## alu
module alu (
    input               i_clk,
    input               i_rst_n,
    input               i_valid,
    input signed [11:0] i_data_a,
    input signed [11:0] i_data_b,
    input        [2:0]  i_inst,
    output              o_valid,
    output       [11:0] o_data,
    output              o_overflow
);
Size: roughly 27 flip-flops, ~44 I/O pins, ~11,000 µm² of cells after synthesis.
Settings: LEC_CHECK=0, ABC_AREA=1, CAP_MARGIN=20, CORE_MARGIN=2, CORE_UTILIZATION=72, CTS_CLUSTER_DIAMETER=394, SETUP_SLACK_MARGIN=1.16, SLEW_MARGIN=20; clock period 4.09 ns.
run.sh (not shown) runs the stock make flow with config.mk's settings and CLKGATE_MAP_FILE=.
The starting point did not get past detailed placement (3_5_place_dp) with DPL-0033.
Rerun with:
CTS_CLUSTER_DIAMETER = unset   (was 394)
SETUP_SLACK_MARGIN = unset   (was 1.16)
TNS_END_PERCENT = 5   (was unset)
Result:
- With this change the flow stopped in clock tree synthesis (4_1_cts), error DPL-0038
- die area is unchanged
- synthesized cell count does not change
- synthesized area is unchanged
Rerun with:
CTS_CLUSTER_DIAMETER = 67   (was unset)
CTS_CLUSTER_SIZE = 10   (was unset)
TNS_END_PERCENT = unset   (was 5)
What happened: The new run failed in detailed placement (3_5_place_dp); synthesized area stays the same; die size stays the same; synthesized cell count is unchanged.
Rerun with:
ABC_AREA = unset   (was 1)
CORE_UTILIZATION = 62   (was 72)
CTS_CLUSTER_DIAMETER = unset   (was 67)
CTS_CLUSTER_SIZE = unset   (was 10)
PLACE_DENSITY = 0.37   (was unset)
TNS_END_PERCENT = 20   (was unset)
clock period = 7.39 ns   (was 4.09 ns; I/O delays follow)
=> This time the run completed, yet does not pass: setup timing. Die area went up by a little under a tenth. Area after synthesis is lower by a little under a tenth. Synthesized cell count fell by a quarter to a third.
Rerun with:
ABC_AREA = 1   (was unset)
CORE_UTILIZATION = 72   (was 62)
PLACE_DENSITY = unset   (was 0.37)
TNS_END_PERCENT = unset   (was 20)
clock period = 7.69 ns   (was 7.39 ns; I/O delays follow)
After rerunning: With this change the flow did not get past clock tree synthesis (4_1_cts) (DPL-0038). Area after synthesis goes up by 8.1%. Die size goes down by 6.7%. Synthesized cell count goes up by 30%.

---

The RTL this note starts from:
==> flow/design.v <==
module alu (
    input               i_clk,
    input               i_rst_n,
    input               i_valid,
    input signed [11:0] i_data_a,
    input signed [11:0] i_data_b,
    input        [2:0]  i_inst,
    output              o_valid,
    output       [11:0] o_data,
    output              o_overflow
);
reg  [11:0] o_data_w, o_data_r;
reg         o_valid_w, o_valid_r;
reg         o_overflow_w, o_overflow_r;
reg  [19:0] data_old;
reg         overflow_old;
wire [12:0] data_add, data_sub, data_mean;
wire [23:0] data_mul;
wire [19:0] data_mul_round;
wire [20:0] data_mac;
wire [11:0] data_a_abs, data_b_abs;
assign o_valid = o_valid_r;
assign o_data = o_data_r;
assign o_overflow = o_overflow_r;
assign data_add = {i_data_a[11], i_data_a} + {i_data_b[11], i_data_b};
assign data_sub = {i_data_a[11], i_data_a} - {i_data_b[11], i_data_b};
assign data_mul = {{12{i_data_a[11]}}, i_data_a} * {{12{i_data_b[11]}}, i_data_b};
assign data_mul_round = {data_mul[23], data_mul[23:5]} + {19'd0, data_mul[4]};
assign data_mac = {data_mul_round[19], data_mul_round} + {data_old[19], data_old};
assign data_mean = data_add >> 1;
assign data_a_abs = i_data_a[11]? ~(i_data_a)+12'd1: i_data_a;
assign data_b_abs = i_data_b[11]? ~(i_data_b)+12'd1: i_data_b;
always@(*) begin
  o_data_w = 12'd0;
  o_valid_w = i_valid;
  o_overflow_w = 1'b0;
  case(i_inst)
    3'b000: begin  
      o_overflow_w = ^data_add[12:11];
      o_data_w = data_add[11:0];
    end
    3'b001: begin  
      o_overflow_w = ^data_sub[12:11];
      o_data_w = data_sub[11:0];
    end
    3'b010: begin  
      o_data_w = data_mul_round[11:0];
      o_overflow_w = ~(data_mul_round[19:11] == 9'b1_1111_1111 | data_mul_round[19:11] == 9'b0_0000_0000);
    end
    3'b011: begin  
      o_data_w = data_mac[11:0]; 
      o_overflow_w = ~(data_mac[20:11] == 10'b11_1111_1111 | data_mac[20:11] == 10'b00_0000_0000) | overflow_old;
    end
    3'b100: begin  
      o_data_w = ~(i_data_a ^ i_data_b);
    end
    3'b101: begin  
      o_data_w = ~i_data_a[11]? i_data_a: 12'd0;
    end
    3'b110: begin  
      o_data_w = data_mean[11:0];
    end
    3'b111: begin  
      o_data_w = (data_a_abs >= data_b_abs)? data_a_abs: data_b_abs;
    end
  endcase
end
always@(posedge i_clk or negedge i_rst_n) begin
  if(~i_rst_n) begin
    o_data_r <= 12'd0;
    o_overflow_r <= 1'b0;
    o_valid_r <= 1'b0;
  end 
  else begin
    o_data_r <= o_data_w;
    o_overflow_r <= o_overflow_w;
    o_valid_r <= o_valid_w;
  end
end
always@(posedge i_clk or negedge i_rst_n) begin
  if(~i_rst_n) begin
    data_old <= 20'd0;
    overflow_old <= 1'b0;
  end
  else if(i_valid) begin
    if(i_inst == 3'b011)begin
      data_old <= {{8{o_data_w[11]}}, o_data_w};
      overflow_old <= o_overflow_w;
    end
    else begin
      data_old <= 20'd0;
      overflow_old <= 1'b0;
    end
  end
end
endmodule
Settings: LEC_CHECK=0, CAP_MARGIN=20, CORE_MARGIN=2, CORE_UTILIZATION=65, CTS_CLUSTER_DIAMETER=50, SLEW_MARGIN=20, TNS_END_PERCENT=5; clock period 9.43 ns.
The starting point completed and failed the layout checks on negative setup slack.
Rerun with:
- CORE_UTILIZATION: 65 -> 40
- CTS_CLUSTER_DIAMETER: 50 -> default
- TNS_END_PERCENT: 5 -> default
- clock period: 9.43 -> 9.8 ns (I/O delays scaled with it)
With this change the flow completed with no timing, DRC or antenna violations.
Cell count is higher by 5.8%.
Non-clock buffer count is lower by 17.
Clock skew stays flat.
Routed wire length is lower by 1.5%.
Hold slack improved by 3.9 ps.
Final area hardly moves.
Global-route usage is lower by 15 points.
Rerun with:
- CORE_UTILIZATION: 40 -> 72
- CTS_CLUSTER_SIZE: default -> 99
- PLACE_DENSITY: default -> 0.37
- TNS_END_PERCENT: default -> 20
- clock period: 9.8 -> 9.23 ns (I/O delays scaled with it)
Effect: The changed run aborted during global routing (GRT-0232); die area falls by 44%; synthesized cell count is unchanged; area after synthesis does not change.
Rerun with:
- ABC_AREA: default -> 1
- CORE_UTILIZATION: 72 -> 68
- CTS_CLUSTER_SIZE: 99 -> default
- PLACE_DENSITY: 0.37 -> default
- TNS_END_PERCENT: 20 -> default
- clock period: 9.23 -> 4.09 ns (I/O delays scaled with it)
=> This time the run failed in clock tree synthesis, error DPL-0038. Die size went up by 14%. Synthesized cell count went up by 30%. Area after synthesis went up by 8.1%.
